Setup of v28:
## testSlave
module testSlave(input clk, input reset,
    input  S_AXI_RREADY,
    output S_AXI_RVALID,
    output[5:0] S_AXI_RID,
    output[31:0] S_AXI_RDATA,
    output[1:0] S_AXI_RRESP,
    output S_AXI_RLAST,
    output S_AXI_ARREADY,
    input  S_AXI_ARVALID,
    input [5:0] S_AXI_ARID,
    input [5:0] S_AXI_ARADDR,
    input [7:0] S_AXI_ARLEN,
    input [2:0] S_AXI_ARSIZE,
    input [1:0] S_AXI_ARBURST,
    output S_AXI_WREADY,
    input  S_AXI_WVALID,
    input [31:0] S_AXI_WDATA,
    input [3:0] S_AXI_WSTRB,
    input  S_AXI_WLAST,
    output S_AXI_AWREADY,
    input  S_AXI_AWVALID,
    input [5:0] S_AXI_AWID,
    input [5:0] S_AXI_AWADDR,
    input [7:0] S_AXI_AWLEN,
    input [2:0] S_AXI_AWSIZE,
    input [1:0] S_AXI_AWBURST,
    input  S_AXI_BREADY,
    output S_AXI_BVALID,
    output[5:0] S_AXI_BID,
    output[1:0] S_AXI_BRESP
);
clock: 3.34 ns
lec_check: 0
cap_margin: 10
cell_pad_in_sites_global_placement: 2
core_aspect_ratio: 1.95
core_margin: 2
core_utilization: 19
cts_cluster_size: 12
max_routing_layer: met5
min_routing_layer: met2
place_density_lb_addon: 0.15
slew_margin: 25
tns_end_percent: 50
run.sh (not shown) runs the stock make flow with config.mk's settings and CLKGATE_MAP_FILE=.
v28 was carried through to the last stage, and its layout satisfied the timing, design-rule and antenna checks.
Inputs modified between v28 and v33:
Settings: clearing MIN_ROUTING_LAYER, which used to be met2; clearing PLACE_DENSITY_LB_ADDON, which used to be 0.15; swapping 19 for 40 in CORE_UTILIZATION; clearing MAX_ROUTING_LAYER, which used to be met5; putting PLACE_DENSITY at 0.6 where nothing was set; clearing CTS_CLUSTER_SIZE, which used to be 12; clearing CELL_PAD_IN_SITES_GLOBAL_PLACEMENT, which used to be 2; clearing CORE_ASPECT_RATIO, which used to be 1.95; swapping 10 for 20 in CAP_MARGIN; clearing TNS_END_PERCENT, which used to be 50; swapping 25 for 20 in SLEW_MARGIN; swapping 3.34 for 2.87 in the clock period (ns, I/O delays scaled along).
## What came out
- v33 finished end to end and its layout was clean on timing, DRC and antenna.
- Compared with v28, v33 shows a lower sum of routed wire length over all layers.
- From v28 to v33 the numbers moved as follows: fraction of area in clock buffers and inverters +0.49 points, half-perimeter wire length after detailed placement saw a decrease.
- Area growth from synthesis to layout for v33: 4.5 points down relative to v28
- Looking at post-route core utilization, v33 sits above v28.
- v33 leaves less setup margin than v28.
- In the flow results for v33 and v28, the overall power after layout is larger on v33.
- v33 and v28 ended up with nearly the same summed instance area of the synthesized netlist.
- Compared with v28, v33 shows a global-route usage that is 0.50 points higher.
Input-level comparison between v3 and v33:
Settings: putting CTS_CLUSTER_DIAMETER at 394 where nothing was set; swapping 40 for 72 in CORE_UTILIZATION; swapping 2.87 for 2.05 in the clock period (ns, I/O delays scaled along).
==> comparison <==
- In v3 relative to v33, tap cell count had gone down by more than a quarter.
- What the final checks of v3 revealed, after a flow that finished every stage, was a layout that fails on setup timing.
- Class of the tightest hold or removal check = reg -> reg: v33; class of the tightest hold or removal check = in -> reg: v3
- Relative to v33, the antenna diode instance count of v3 is higher by 2.
- Sort v3 and v33 by final weighted congestion in routability-driven placement, descending, and v3 comes first.
- v33 has higher least setup slack across all paths after layout than v3.
- v33 → v3: number of gates resized after cts grew by 97; proportion of power drawn by the clock network went down 1.2 points; final routed wirelength across all metal layers increased by about 60% relative to the old numbers.
Changes in v15 relative to v3:
Settings: CTS_CLUSTER_DIAMETER no longer set, was 394; CORE_UTILIZATION now 40, was 72; the clock period (ns, I/O delays scaled along) now 3.01, was 2.05.
==> comparison <==
Looking at the reports, v15 completed the entire flow and the layout it produced met the timing, design-rule and antenna checks.
Final critical path time including I/O delays and setup is higher on v3
v3 consumes more power than v15.
v15 vs v3 — standard cell area after detailed placement dropped by a few percent
On worst endpoint required time: v15 sits above v3.
Delta (v15 minus v3): setup slack went up by 1.14 ns, combinational fraction of design power went down by 5.8 points.
Modified inputs, v19 compared to v15
Settings: changing CORE_UTILIZATION from 40 to 58; setting SETUP_SLACK_MARGIN to 0.6 for the first time; removing PLACE_DENSITY (formerly 0.6); changing the clock period (ns, I/O delays scaled along) from 3.01 to 4.2.
Notes after the runs:
v19: PASS, flow complete, no timing, DRC or antenna violations
Going from v15 to v19, arrival time of the worst setup path climbed 0.59 ns, met2 global-route usage rose by 11 points.
Achievable frequency for v19: 0.070 GHz down relative to v15
Of v19 and v15, it is v19 that has the lower wire length of the first global-routing pass.
Net switching power of the design (higher): v15
Between v15 and v19, the period utilization is lower for v19.
Max design area across v15 and v19: v15
NOTE: floorplan-stage core utilization in v19 exceeds that of v15
Maximum number of pins on one net before global-route repair of v19 falls short of that of v15 by more than 10%.
Relative to v15, worst setup slack increased by 0.60 ns in v19.
Worst slew margin relative to its limit was lower in the run labelled v19.
Inputs modified between v19 and v13:
Settings: swapping 58 for 70 in CORE_UTILIZATION; swapping 0.6 for -0.16 in SETUP_SLACK_MARGIN; swapping 4.2 for 1.67 in the clock period (ns, I/O delays scaled along).
Notes after the runs:
Wire length on met1 (v19 / v13): 1.06
To summarise v13: no stage aborted, but the layout did not pass its checks, failing on setup timing.
Setup total negative slack (v13 over v19): decrease, 476.16 ns
Diff v13..v19 | clock tree buffer depth | negligible
Looking at clock skew, v13 sits below v19.
Diff v19 -> v13 | final setup violation count | increase of 1149

========
## build 92
Starting RTL as in the previous note.
export LEC_CHECK = 0
export CAP_MARGIN = 20
export CORE_MARGIN = 2
export CORE_UTILIZATION = 40
export MAX_ROUTING_LAYER = met4
export MIN_ROUTING_LAYER = met2
export PLACE_DENSITY_LB_ADDON = 0.26
export SLEW_MARGIN = 25
export TNS_END_PERCENT = 50
create_clock -name core_clock -period 4.3 [get_ports {clk}]
Modified inputs, build 62 compared to build 92
--- a/flow/config.mk
+++ b/flow/config.mk
@@ -10,6 +10,3 @@
-export CORE_UTILIZATION = 40
-export MAX_ROUTING_LAYER = met4
-export MIN_ROUTING_LAYER = met2
-export PLACE_DENSITY_LB_ADDON = 0.26
-export SLEW_MARGIN = 25
-export TNS_END_PERCENT = 50
+export CORE_UTILIZATION = 58
+export SETUP_SLACK_MARGIN = 0.6
+export SLEW_MARGIN = 20
==> flow/constraint.sdc <==
create_clock -name core_clock -period 3.32 [get_ports {clk}]
set_input_delay 0.6640 -clock core_clock [delete_from_list [all_inputs] [get_ports {clk}]]
set_output_delay 0.6640 -clock core_clock [all_outputs]
set_load 0.01 [all_outputs]
Notes after the runs:
met4 as the highest metal layer with signal wires was reported by build 92, and met5 by build 62. Build 92 → build 62: combinational power has increased, worst slew slack as a fraction of its limit went up by 11 points. Build 62 completed; timing, DRC and antenna clean. Build 92 -> build 62: average cell area after synthesis delta 0, exact match.
For build 48, these inputs were changed with respect to build 62:
--- a/flow/config.mk
+++ b/flow/config.mk
@@ -11 +10,0 @@
-export SETUP_SLACK_MARGIN = 0.6
==> flow/constraint.sdc <==
create_clock -name core_clock -period 1.98 [get_ports {clk}]
set_input_delay 0.3960 -clock core_clock [delete_from_list [all_inputs] [get_ports {clk}]]
set_output_delay 0.3960 -clock core_clock [all_outputs]
set_load 0.01 [all_outputs]
From the logs: build 48 reached the end of the flow and failed the layout checks with setup timing. Diff build 62 -> build 48: number of nets in the layout increased 223, met1 routing resource usage after global routing rose by 1.2 points. Cmp build 62 and build 48 / number of fill cells / higher: build 62.
[inputs] build 78 vs build 48
--- a/flow/config.mk
+++ b/flow/config.mk
@@ -10 +10,2 @@
-export CORE_UTILIZATION = 58
+export CORE_UTILIZATION = 40
+export PLACE_DENSITY = 0.6
==> flow/constraint.sdc <==
create_clock -name core_clock -period 3.6 [get_ports {clk}]
set_input_delay 0.7200 -clock core_clock [delete_from_list [all_inputs] [get_ports {clk}]]
set_output_delay 0.7200 -clock core_clock [all_outputs]
set_load 0.01 [all_outputs]
## What came out
Build 78 ends up with higher cell count than build 48 does. Nothing crashed in build 48 and all stages finished; the problem is that the final layout failed, the offending checks being setup timing. Build 78 finished every stage and its layout cleared the timing, design-rule and antenna checks. Going from build 48 to build 78, first-pass GRT wire length shrank by a few percent. Last weighted congestion value of the routability-driven placer delta for build 78 relative to build 48: about 7% lower. | multi-input combinational area share | higher: build 78 |. Sort build 48 and build 78 by leakage power total, descending, and build 48 comes first. Build 78 consumes less power than build 48 does. Going from build 48 to build 78, switching portion of total power shrinks by 0.50 points. Build 78 vs build 48, register fraction of the total cell area went up by 5.3 points. Relative to build 48, the portion of the layout cell area used by non-clock buffers of build 78 is lower by 7.9 points.

========
## lane 1
Starting RTL as in the previous note.
Settings: LEC_CHECK=0, CAP_MARGIN=15, CELL_PAD_IN_SITES_DETAIL_PLACEMENT=2, CORE_ASPECT_RATIO=1.31, CORE_MARGIN=2, CORE_UTILIZATION=18, CTS_CLUSTER_DIAMETER=64, CTS_CLUSTER_SIZE=71, GPL_TIMING_DRIVEN=1, HOLD_SLACK_MARGIN=0.02, MAX_ROUTING_LAYER=met5, PLACE_DENSITY=0.44, SLEW_MARGIN=40, TNS_END_PERCENT=40; clock period 2.54 ns.
Lane 1 went all the way through the flow, and no timing, DRC or antenna check failed.
[inputs] lane 2 vs lane 1
Settings: swapping 18 for 72 in CORE_UTILIZATION; swapping met5 for met4 in MAX_ROUTING_LAYER; clearing GPL_TIMING_DRIVEN, which used to be 1; swapping 40 for 35 in SLEW_MARGIN; swapping 2 for 0 in CELL_PAD_IN_SITES_DETAIL_PLACEMENT; swapping 71 for 54 in CTS_CLUSTER_SIZE; clearing HOLD_SLACK_MARGIN, which used to be 0.02; putting SETUP_SLACK_MARGIN at 0.7 where nothing was set; swapping 2.54 for 2.4 in the clock period (ns, I/O delays scaled along).
## What came out
Lane 1 has completed all stages; timing, DRC and antenna checks passed. Lane 2 -> stages 100% | layout checks FAIL | negative setup slack. Of lane 2 and lane 1, lane 1 shows the lower met2 track demand over resource, with lane 2 above it. [compare] base=lane 1 new=lane 2: number of nets in the finished design now sits higher; proportion of power drawn by flip-flops and latches now sits lower; power per standard cell area now sits higher. Lane 2 vs lane 1: floorplan die width down by more than a quarter.
### lane 2 -> lane 3
Settings: setting PLACE_DENSITY_LB_ADDON to 0.01 for the first time; changing CTS_CLUSTER_SIZE from 54 to 29; changing CORE_ASPECT_RATIO from 1.31 to 0.52; removing PLACE_DENSITY (formerly 0.44); changing SETUP_SLACK_MARGIN from 0.7 to 0.55; changing the clock period (ns, I/O delays scaled along) from 2.4 to 1.9.
### Flow results
Per the comparison of lane 3 with lane 2, number of cell rows dropped 30; die extent in x higher; TritonCTS buffer count moved down; area share of and/or/nand/nor cells after synthesis has remained practically unchanged. Chip area in the Yosys report came out exactly the same in lane 2 and lane 3. Higher area inside the core boundary goes to lane 2 over lane 3. Lower number of cells upsized or downsized after cts among lane 2 and lane 3: lane 2. Number of top-level design ports: lane 2 vs lane 3 identical. Lane 3 terminated abnormally: global routing reported ODB-0269. Compare lane 2 and lane 3 | die outline height higher: lane 2. NOTE number of placed instances, taps included lane 2->lane 3 increased by a few percent.
--- input diff lane 3..lane 4 ---
Settings: removing MAX_ROUTING_LAYER (formerly met4); removing CTS_CLUSTER_DIAMETER (formerly 64); removing CORE_ASPECT_RATIO (formerly 0.52); changing SLEW_MARGIN from 35 to 20; removing PLACE_DENSITY_LB_ADDON (formerly 0.01); changing SETUP_SLACK_MARGIN from 0.55 to 0.4; removing CELL_PAD_IN_SITES_DETAIL_PLACEMENT (formerly 0); changing CTS_CLUSTER_SIZE from 29 to 37; changing CAP_MARGIN from 15 to 5; removing TNS_END_PERCENT (formerly 40); changing the clock period (ns, I/O delays scaled along) from 1.9 to 2.39.
Findings:
Lane 4 completed end to end; final checks failed (negative setup slack).
Compared with lane 3, lane 4 shows a placeable core region that is 380 um^2 higher.
On detailed placer's ending HPWL: between lane 4 and lane 3, it ends up higher for lane 3.
Count of H-tree levels built during CTS ends up lower on lane 3.
What lane 4 reported for post-cts repair resize count has to be multiplied by 1.9 to get the figure for lane 3.
Compared with lane 3, lane 4 shows a final RePlAce weighted congestion that is 6.2% lower.
Between lane 4 and lane 3, the post-CTS setup buffer count is higher for lane 3.
### lane 4 -> lane 5
Settings: CAP_MARGIN now 40, was 5; PLACE_DENSITY now 0.35, previously not set; the clock period (ns, I/O delays scaled along) now 1.67, was 2.39.
--- outcome ---
For lane 5, the flow was terminated by a tool error in global routing and produced no final design.
Relative to lane 4, cell area reported after detailed placement increased by 1000 um^2 in lane 5.
Lane 4 -> lane 5: combined area of all synthesized cells delta 0, exact match
Proportion of register bits with asynchronous set or reset after synthesis: lane 5 vs lane 4 identical
The lower number of buffers inserted during clock tree synthesis came out of lane 5.
Post-detailed-placement half-perimeter wirelength in lane 5 vs lane 4: up 3.8 mm
Status: die area parity (lane 5, lane 4)
When the final numbers for lane 5 and lane 4 were put side by side, the routability congestion estimate turned out to be smaller in lane 4.

========
testSlave again, from the RTL that the note above started with.
export LEC_CHECK = 0
export ABC_AREA = 1
export CAP_MARGIN = 20
export CORE_MARGIN = 2
export CORE_UTILIZATION = 70
export CTS_CLUSTER_DIAMETER = 275
export PLACE_DENSITY = 0.6
export SLEW_MARGIN = 20
create_clock -name core_clock -period 2.41 [get_ports {clk}]
The first run completed with no timing, DRC or antenna violations.
Next try:
- CORE_UTILIZATION: 70 -> 72
- PLACE_DENSITY: 0.6 -> default
- PLACE_DENSITY_LB_ADDON: default -> 0.09
- clock period: 2.41 -> 1.85 ns (I/O delays scaled with it)
- With this change the flow did not get past global routing (5_1_grt)
- die area decreases by a few percent
- synthesized area stays the same
- synthesized cell count is unchanged
Next try:
- ABC_AREA: 1 -> default
- CORE_UTILIZATION: 72 -> 65
- CTS_CLUSTER_DIAMETER: 275 -> default
- PLACE_DENSITY: default -> 0.6
- PLACE_DENSITY_LB_ADDON: 0.09 -> default
- clock period: 1.85 -> 1.67 ns (I/O delays scaled with it)
Effect: The new run reached the layout checks and failed them: negative setup slack. Synthesized cell count went down by about a fifth. Area after synthesis went up slightly. Die size went up by roughly a tenth.

========
P:
testSlave again, from the RTL that the note above started with.
clock: 2.1 ns
lec_check: 0
cap_margin: 40
core_aspect_ratio: 1.58
core_margin: 2
core_utilization: 72
cts_cluster_diameter: 58
cts_cluster_size: 41
place_density: 0.65
setup_slack_margin: -0.2
slew_margin: 20
Nothing crashed in P and all stages finished; the problem is that the final layout failed, the offending checks being negative setup slack.
Input changes introduced in Q (baseline for comparison: P):
- CTS_CLUSTER_SIZE now 37, was 41
- CTS_CLUSTER_DIAMETER no longer set, was 58
- CORE_ASPECT_RATIO no longer set, was 1.58
- SETUP_SLACK_MARGIN now 0.4, was -0.2
- the clock period (ns, I/O delays scaled along) now 1.67, was 2.1
### Flow results
The flow ended early for Q: it failed with a tool error in global routing. For initial standard-cell utilization of the core, P and Q come out practically identical. As of Q, number of rows in the core area had fallen by more than 10% compared to P. Between P and Q, total placed cells including tap cells increased.
## Diff of input files: R against Q
- a deleted PLACE_DENSITY that had been 0.65
- a change of CAP_MARGIN from 40 to 20
- a change of CORE_UTILIZATION from 72 to 65
- a deleted CTS_CLUSTER_SIZE that had been 37
- a change of the clock period (ns, I/O delays scaled along) from 1.67 to 2.39
- Of Q and R, only Q never reached the final stage.
- FAIL Q @ global routing: tool exited with error
- The weighted congestion reported at the end of routability-driven placement of R is lower than that of Q.
- Side by side, number of rows in the core area turned out higher in R than in Q.
- Share of synthesized area occupied by flip-flops and latches: R vs Q identical
- Looking at floorplan die height across R and Q, the one that comes out lower is Q.
- Post-synthesis cell type count: R vs Q identical
- Compared Q against R; total clock sinks within noise.
- Looking only at detailed placement HPWL, and setting everything else aside, the lower value of R and Q goes to R.
- Number of clock buffers inserted by TritonCTS, R vs Q: up by a few percent
- Number of placed cells counting well taps in R is 34 lower than in Q
Edits applied to the flow inputs when going from R to S:
- an added CTS_CLUSTER_SIZE of 37
- a change of CAP_MARGIN from 20 to 40
- a change of CORE_UTILIZATION from 65 to 69
- a change of the clock period (ns, I/O delays scaled along) from 2.39 to 1.67
==> results <==
R completed every stage of the flow, and the final layout passed the timing, design-rule and antenna checks. | S | all stages done | FAIL | negative setup slack |. Per the comparison of S with R, total power now larger, number of global-route vias before repair now sits higher. S vs R on tap cell instance count: S is the lower one. For S, the termination of the worst setup path was axi_rdata[3]$_DFFE_PP_, unlike R, where it was axi_rdata[5]$_DFFE_PP_. On setup slack: between S and R, it ends up lower for S.
### S -> T
- putting CELL_PAD_IN_SITES_DETAIL_PLACEMENT at 0 where nothing was set
- putting MAX_ROUTING_LAYER at met4 where nothing was set
- clearing SETUP_SLACK_MARGIN, which used to be 0.4
- putting TNS_END_PERCENT at 40 where nothing was set
- swapping 37 for 27 in CTS_CLUSTER_SIZE
- swapping 20 for 35 in SLEW_MARGIN
- swapping 40 for 15 in CAP_MARGIN
- putting PLACE_DENSITY at 0.66 where nothing was set
- putting CTS_CLUSTER_DIAMETER at 64 where nothing was set
- swapping 69 for 72 in CORE_UTILIZATION
- putting CORE_ASPECT_RATIO at 1.31 where nothing was set
==> comparison <==
Status for S and T: no clean run. Highest metal layer with signal wires: met5 -> S, met4 -> T. From S to T the numbers moved as follows: count of max-cap constraint violations held steady, routed wire length on met3 shrank by 1700 um, global-route usage grew by 0.23 points.
Power figures rest on the tool's default switching activity, not on a simulated workload.
